## job 4890
## SevenSegmentALU
module SevenSegmentALU(
    input clk, 
    input reset,
    input onesBtn, 
    input tensBtn, 
    input hundredsBtn, 
    input sign, 
    input enter, 
    output [6:0] seg,
    output [3:0] anode 
);
Size in the first run: about 1200 cells after synthesis, roughly 180 flip-flops, ~18 I/O pins.
Settings: LEC_CHECK=0, ABC_AREA=1, CAP_MARGIN=20, CELL_PAD_IN_SITES_GLOBAL_PLACEMENT=0, CORE_ASPECT_RATIO=1.21, CORE_MARGIN=2, CORE_UTILIZATION=72, CTS_CLUSTER_DIAMETER=378, CTS_CLUSTER_SIZE=41, GPL_TIMING_DRIVEN=1, PLACE_DENSITY_LB_ADDON=0.16, SETUP_SLACK_MARGIN=1.13, SLEW_MARGIN=0, TNS_END_PERCENT=95; clock period 3.9 ns.
run.sh (not shown) runs the stock make flow with config.mk's settings and CLKGATE_MAP_FILE=.
Job 4890 ran in full, but the layout does not pass; the checks complain about negative setup slack.
Changes in job 3656 relative to job 4890:
# job 4890
export LEC_CHECK = 0
export ABC_AREA = 1
export CAP_MARGIN = 20
export CELL_PAD_IN_SITES_GLOBAL_PLACEMENT = 0
export CORE_ASPECT_RATIO = 1.21
export CORE_MARGIN = 2
export CORE_UTILIZATION = 72
export CTS_CLUSTER_DIAMETER = 378
export CTS_CLUSTER_SIZE = 41
export GPL_TIMING_DRIVEN = 1
export PLACE_DENSITY_LB_ADDON = 0.16
export SETUP_SLACK_MARGIN = 1.13
export SLEW_MARGIN = 0
export TNS_END_PERCENT = 95
create_clock -name core_clock -period 3.9 [get_ports {clk}]
# job 3656
export LEC_CHECK = 0
export ABC_AREA = 0
export CAP_MARGIN = 20
export CELL_PAD_IN_SITES_GLOBAL_PLACEMENT = 0
export CORE_ASPECT_RATIO = 1.21
export CORE_MARGIN = 2
export CORE_UTILIZATION = 71
export CTS_CLUSTER_SIZE = 41
export GPL_TIMING_DRIVEN = 1
export PLACE_DENSITY_LB_ADDON = 0.28
export SLEW_MARGIN = 0
export TNS_END_PERCENT = 95
create_clock -name core_clock -period 4.96 [get_ports {clk}]
### Flow results
Status job 3656: flow complete, layout not clean - negative setup slack. Job 3656: internal power of the cells is 570 µW lower than what job 4890 reported. | final cycle utilization of the critical path | lower: job 3656 |. Compared with job 4890, job 3656 shows cell area reported after detailed placement that has gone down by a few percent.
diff inputs: job 3656 => job 473
# job 3656
export LEC_CHECK = 0
export ABC_AREA = 0
export CAP_MARGIN = 20
export CELL_PAD_IN_SITES_GLOBAL_PLACEMENT = 0
export CORE_ASPECT_RATIO = 1.21
export CORE_MARGIN = 2
export CORE_UTILIZATION = 71
export CTS_CLUSTER_SIZE = 41
export GPL_TIMING_DRIVEN = 1
export PLACE_DENSITY_LB_ADDON = 0.28
export SLEW_MARGIN = 0
export TNS_END_PERCENT = 95
create_clock -name core_clock -period 4.96 [get_ports {clk}]
# job 473
export LEC_CHECK = 0
export CAP_MARGIN = 20
export CORE_MARGIN = 2
export CORE_UTILIZATION = 58
export SLEW_MARGIN = 20
create_clock -name core_clock -period 4.7 [get_ports {clk}]
==> results <==
Cmp job 3656 and job 473 / wire length / higher: job 3656
Of the two values seen for slowest cell on the critical path, fa_2 was produced by job 473 and dfxtp_1 by job 3656.
Relative to job 3656, maximum clock frequency increased by 5.2 MHz in job 473.
Job 473 ends up with lower worst hold slack than job 3656 does.
In job 473 the data arrival at the endpoint of the critical path turned out 0.13 ns lower than in job 3656.
To summarise job 473: no stage aborted, but the layout did not pass its checks, failing on negative setup slack.
Comparing job 3656 and job 473, final critical-path setup slack is lower on job 473.
For job 3656, the source of the critical timing path was firstNumber[1], unlike job 473, where it was secondNumber[1].
Changes in job 1408 relative to job 473:
# job 473
export LEC_CHECK = 0
export CAP_MARGIN = 20
export CORE_MARGIN = 2
export CORE_UTILIZATION = 58
export SLEW_MARGIN = 20
create_clock -name core_clock -period 4.7 [get_ports {clk}]
# job 1408
export LEC_CHECK = 0
export CAP_MARGIN = 20
export CORE_MARGIN = 2
export CORE_UTILIZATION = 19
export SLEW_MARGIN = 20
create_clock -name core_clock -period 11.3 [get_ports {clk}]
[summary]
In job 473 the implementation completed, yet the final layout does not meet the checks, the culprit being negative setup slack. Job 1408 completed every stage of the flow, and the final layout passed the timing, DRC and antenna checks. Re total via count after detailed routing: job 1408 and job 473 aren't equal, and the lower value belongs to job 1408. Taking job 473 as the reference, in job 1408 sum of internal, switching and leakage power now sits lower; total die area went up by 200%; clock network area share barely changed. Going from job 473 to job 1408, utilization of the core after routing lost 49 points; fmax lost 21%; leakage power figure lost 11%. What job 1408 reported for sequential-cell power consumption has to be multiplied by 2.4 to get the figure for job 473. Re setup-violating endpoint count in the final report: job 1408 and job 473 aren't equal, and the lower value belongs to job 1408.

* * *

SevenSegmentALU again, from the RTL that the note above started with.
clock: 7.31 ns
lec_check: 0
abc_area: 0
cap_margin: 20
cell_pad_in_sites_detail_placement: 1
cell_pad_in_sites_global_placement: 1
core_aspect_ratio: 0.5
core_margin: 2
core_utilization: 50
cts_cluster_diameter: 373
cts_cluster_size: 92
gpl_timing_driven: 0
place_density_lb_addon: 0.1
setup_slack_margin: 1.79
slew_margin: 0
tns_end_percent: 45
The first run completed without violations.
Edit:
Settings changed: CELL_PAD_IN_SITES_GLOBAL_PLACEMENT 1 to unset, CORE_UTILIZATION 50 to 31, CTS_CLUSTER_SIZE 92 to 99, GPL_TIMING_DRIVEN 0 to unset, HOLD_SLACK_MARGIN set to -0.1, PLACE_DENSITY_LB_ADDON 0.1 to unset, SETUP_SLACK_MARGIN 1.79 to unset, SLEW_MARGIN 0 to 30, TNS_END_PERCENT 45 to 35.
Clock period 7.31 ns to 10.0 ns, I/O delays scaled along.
After rerunning:
- The new run ran to the end with no violations
- global-route usage goes down by 11 points
- power drops by about 26%
- area after synthesis is unchanged
Edit:
Settings changed: ABC_AREA 0 to 1, CELL_PAD_IN_SITES_DETAIL_PLACEMENT 1 to unset, CELL_PAD_IN_SITES_GLOBAL_PLACEMENT set to 1, CORE_ASPECT_RATIO 0.5 to unset, CORE_UTILIZATION 31 to 71, CTS_CLUSTER_DIAMETER 373 to 237, CTS_CLUSTER_SIZE 99 to unset, HOLD_SLACK_MARGIN -0.1 to -0.08, SLEW_MARGIN 30 to 20, TNS_END_PERCENT 35 to 65.
Outcome: This time the run died in global placement without I/O (3_1_place_gp_skip_io). Synthesized cell count climbs by about 16%. Area after synthesis increases by 1.1%. Die size is lower by 55%.
Edit:
Settings changed: CELL_PAD_IN_SITES_GLOBAL_PLACEMENT 1 to unset, CORE_ASPECT_RATIO set to 0.5, CORE_UTILIZATION 71 to 31, CTS_CLUSTER_DIAMETER 237 to 373, CTS_CLUSTER_SIZE set to 99, HOLD_SLACK_MARGIN -0.08 to -0.1, PLACE_DENSITY set to 0.88, SLEW_MARGIN 20 to 30, TNS_END_PERCENT 65 to 35.
=> The changed run completed with no timing, DRC or antenna violations. Die size went up by 120%. Synthesized cell count stays the same. Synthesized area is unchanged.
Power and IR drop assume default switching activity.
